Setup of wip/yarrow:
## BallCompetition
module BallCompetition(
    input	wire clk,					 
    input   wire rstn,					 
    input	wire	[3:0]  sw_in,  	 
    input   wire  [2:0]  key_in,		 
    output	wire	[1:0]  reg_ab,  	 
    output  wire  [7:0]  led_time,	 
    output  [8:0]  seg_led_1,			 
	 output  [8:0]  seg_led_2			 
);
Size in the first run: ~1500 cells after synthesis, roughly 37 I/O pins, ~11000 µm² of cells after synthesis.
export LEC_CHECK = 0
export ABC_AREA = 1
export CAP_MARGIN = 20
export CELL_PAD_IN_SITES_DETAIL_PLACEMENT = 1
export CELL_PAD_IN_SITES_GLOBAL_PLACEMENT = 1
export CORE_ASPECT_RATIO = 1.08
export CORE_MARGIN = 10
export CORE_UTILIZATION = 28
export CTS_CLUSTER_DIAMETER = 86
export CTS_CLUSTER_SIZE = 15
export GPL_TIMING_DRIVEN = 0
export MAX_ROUTING_LAYER = met5
export MIN_ROUTING_LAYER = met2
export PLACE_DENSITY_LB_ADDON = 0.01
export SETUP_SLACK_MARGIN = 0.34
export SLEW_MARGIN = 20
export TNS_END_PERCENT = 30
create_clock -name core_clock -period 4.86 [get_ports {clk}]
run.sh (not shown) runs the stock make flow with config.mk's settings and CLKGATE_MAP_FILE=.
--- input diff wip/yarrow..wip/amber ---
Settings: changing CAP_MARGIN from 20 to 25; changing CORE_UTILIZATION from 28 to 24; removing PLACE_DENSITY_LB_ADDON (formerly 0.01); changing CORE_MARGIN from 10 to 9; changing SLEW_MARGIN from 20 to 35; changing CELL_PAD_IN_SITES_GLOBAL_PLACEMENT from 1 to 3; removing TNS_END_PERCENT (formerly 30); removing CORE_ASPECT_RATIO (formerly 1.08); removing SETUP_SLACK_MARGIN (formerly 0.34); removing CTS_CLUSTER_DIAMETER (formerly 86); removing CTS_CLUSTER_SIZE (formerly 15); changing the clock period (ns, I/O delays scaled along) from 4.86 to 7.16.
Findings:
Total via count in the routed design delta (wip/amber − wip/yarrow): favourable
On wip/amber: clock distribution area overhead in the final layout is 0.27 points higher than what wip/yarrow gave.
wip/amber against wip/yarrow: global-route wire length before repair +1.3%, routed wire length increased by 440 µm relative to the old numbers.
wip/amber vs wip/yarrow: area added between synthesis and finish down
Clock share of power ended up 1.3 points higher on wip/amber than on wip/yarrow.
Comparing wip/yarrow and wip/amber, the lower proportion of total power due to net switching is on wip/yarrow.
Number of combinational gates with multiple inputs essentially unchanged between wip/yarrow and wip/amber.
diff inputs: wip/amber => wip/cedar
Settings: removing CELL_PAD_IN_SITES_DETAIL_PLACEMENT (formerly 1); removing CELL_PAD_IN_SITES_GLOBAL_PLACEMENT (formerly 3); changing CORE_MARGIN from 9 to 2; removing GPL_TIMING_DRIVEN (formerly 0); changing CAP_MARGIN from 25 to 20; removing MAX_ROUTING_LAYER (formerly met5); changing SLEW_MARGIN from 35 to 20; removing ABC_AREA (formerly 1); removing MIN_ROUTING_LAYER (formerly met2); changing CORE_UTILIZATION from 24 to 27; changing the clock period (ns, I/O delays scaled along) from 7.16 to 7.86.
Results
Compared with wip/amber, wip/cedar shows combinational share of power lower by 7.3 points. Lower share of the core filled with cells in the final layout was reported by wip/amber, not wip/cedar. Cmp wip/cedar vs wip/amber: global-route usage lower in wip/cedar.
## Diff of input files: wip/garnet against wip/cedar
Settings: changing CORE_UTILIZATION from 27 to 66; changing SLEW_MARGIN from 20 to 5; setting ABC_AREA to 1 for the first time; changing the clock period (ns, I/O delays scaled along) from 7.86 to 5.51.
Findings:
- Going from wip/cedar to wip/garnet, met3 demand-to-capacity share in global routing increased by 1.4 points relative to the old numbers, cell area has increased, filler cell count in the final layout fell about 70%.
- When wip/garnet is set beside wip/cedar, its placed cell area turns out to be 2.3% larger.
- Of wip/garnet and wip/cedar, wip/cedar shows the lower total stage count of the critical path, with wip/garnet above it.
- When wip/garnet is set beside wip/cedar, its final setup slack of the worst path turns out to be 0.18 ns smaller.

## nickel
BallCompetition again, from the RTL that the note above started with.
make LEC_CHECK=0 CAP_MARGIN=20 CELL_PAD_IN_SITES_GLOBAL_PLACEMENT=1 CORE_MARGIN=2 CORE_UTILIZATION=34 MAX_ROUTING_LAYER=met4 PLACE_DENSITY_LB_ADDON=0.04 SLEW_MARGIN=30 TNS_END_PERCENT=35 finish   # period 13.2 ns
The following lists how indigo was set up differently from nickel:
Settings: ABC_AREA newly set to 1; CELL_PAD_IN_SITES_GLOBAL_PLACEMENT removed (was 1); MAX_ROUTING_LAYER removed (was met4); CTS_CLUSTER_SIZE newly set to 100; SLEW_MARGIN changed from 30 to 20; CORE_UTILIZATION changed from 34 to 72; TNS_END_PERCENT removed (was 35); CTS_CLUSTER_DIAMETER newly set to 395; the clock period (ns, I/O delays scaled along) changed from 13.2 to 4.38.
Results
Finished, but not clean: indigo, with negative setup slack. [indigo vs nickel] yosys stat chip area: higher in indigo. The lower area enclosed by the die boundary came out of indigo. Average detailed-routed wire length per instance (higher): nickel. [compare] base=nickel new=indigo: routed length on met3 shows an increase of about 90%; sequential area share after synthesis now sits lower; final worst-path setup slack lost 5150 ps; number of global-route vias before repair now sits higher; number of iterations in the first detailed-routing pass +5.
Input changes introduced in tundra (baseline for comparison: indigo):
Settings: a change of CTS_CLUSTER_DIAMETER from 395 to 388; a deleted PLACE_DENSITY_LB_ADDON that had been 0.04; an added PLACE_DENSITY of 0.35; a change of the clock period (ns, I/O delays scaled along) from 4.38 to 6.3.
Findings:
- tundra was carried through to the last stage, and its layout satisfied the timing, design-rule and antenna checks.
- Compared with indigo, in tundra sequential share of cell area rose 4.0 points; maximum vdd drop dropped about 34%.
- indigo reports its worst setup path endpoint as u_Display.seg_data_2_reg[1] while tundra reports u_Display.seg_data_1_reg[0].
- Summary of tundra over indigo: worst setup slack picked up an extra 1010 ps, final weighted congestion in routability-driven placement went up by 1.9%, power density over cell area went down 96 mW/mm².
Relative to tundra, the following input files were edited for maple:
Settings: a deleted CTS_CLUSTER_DIAMETER that had been 388; a change of CAP_MARGIN from 20 to 40; a deleted CTS_CLUSTER_SIZE that had been 100; a deleted PLACE_DENSITY that had been 0.35; a change of the clock period (ns, I/O delays scaled along) from 6.3 to 4.42.
[summary]
Although it ran to completion, maple produced a layout that fails the final checks because of negative setup slack. tundra and maple ended up with nearly the same worst-case clock skew. maple vs tundra: routed wire length on met3 up in maple. On utilization: maple sits above tundra. Met2 track demand over resource: maple vs tundra up 13 points.
Input-level comparison between xenon and maple:
Settings: CTS_CLUSTER_SIZE: unset -> 99; TNS_END_PERCENT: unset -> 10; CAP_MARGIN: 40 -> 20; CTS_CLUSTER_DIAMETER: unset -> 338; the clock period (ns, I/O delays scaled along): 4.42 -> 3.49.
Notes after the runs:
Of maple and xenon, only xenon never reached the final stage.
Complete run, failing final checks: maple, reason negative setup slack.
Diff xenon..maple | overall die height | unchanged
Summary: with maple as the reference, post-cts sizing count in xenon moved up by a few percent.
Compared with maple, in xenon routability-driven placement congestion ratio went up; half-perimeter wire length after placement climbed 0.81%; total placed cells including tap cells climbed 2.5%; post-place setup slack fell 740 ps.
[inputs] raven vs xenon
Settings: a change of CORE_UTILIZATION from 72 to 40; a deleted ABC_AREA that had been 1; a deleted TNS_END_PERCENT that had been 10; a deleted CTS_CLUSTER_SIZE that had been 99; a deleted CTS_CLUSTER_DIAMETER that had been 338; a change of the clock period (ns, I/O delays scaled along) from 3.49 to 7.86.
==> comparison <==
Die area: raven > xenon
For the number of resized instances in the post-cts repair step, raven came in 42 lower than xenon did.
Tally of unique sky130hd cells used after synthesis, xenon and raven: lower on xenon
Going from xenon to raven, register share after synthesis grows by 0.60 points.
raven reached the end of the flow, and the finished layout is clean on the timing, design-rule and antenna checks.
On core utilization before placement: between xenon and raven, it ends up lower for raven.
Looking at synthesized cell count, raven sits below xenon.
Of xenon and raven, xenon shows the lower weighted congestion at the end of routability-driven global placement, with raven above it.
No activity file was given, so power comes from the tool's default toggle rates.
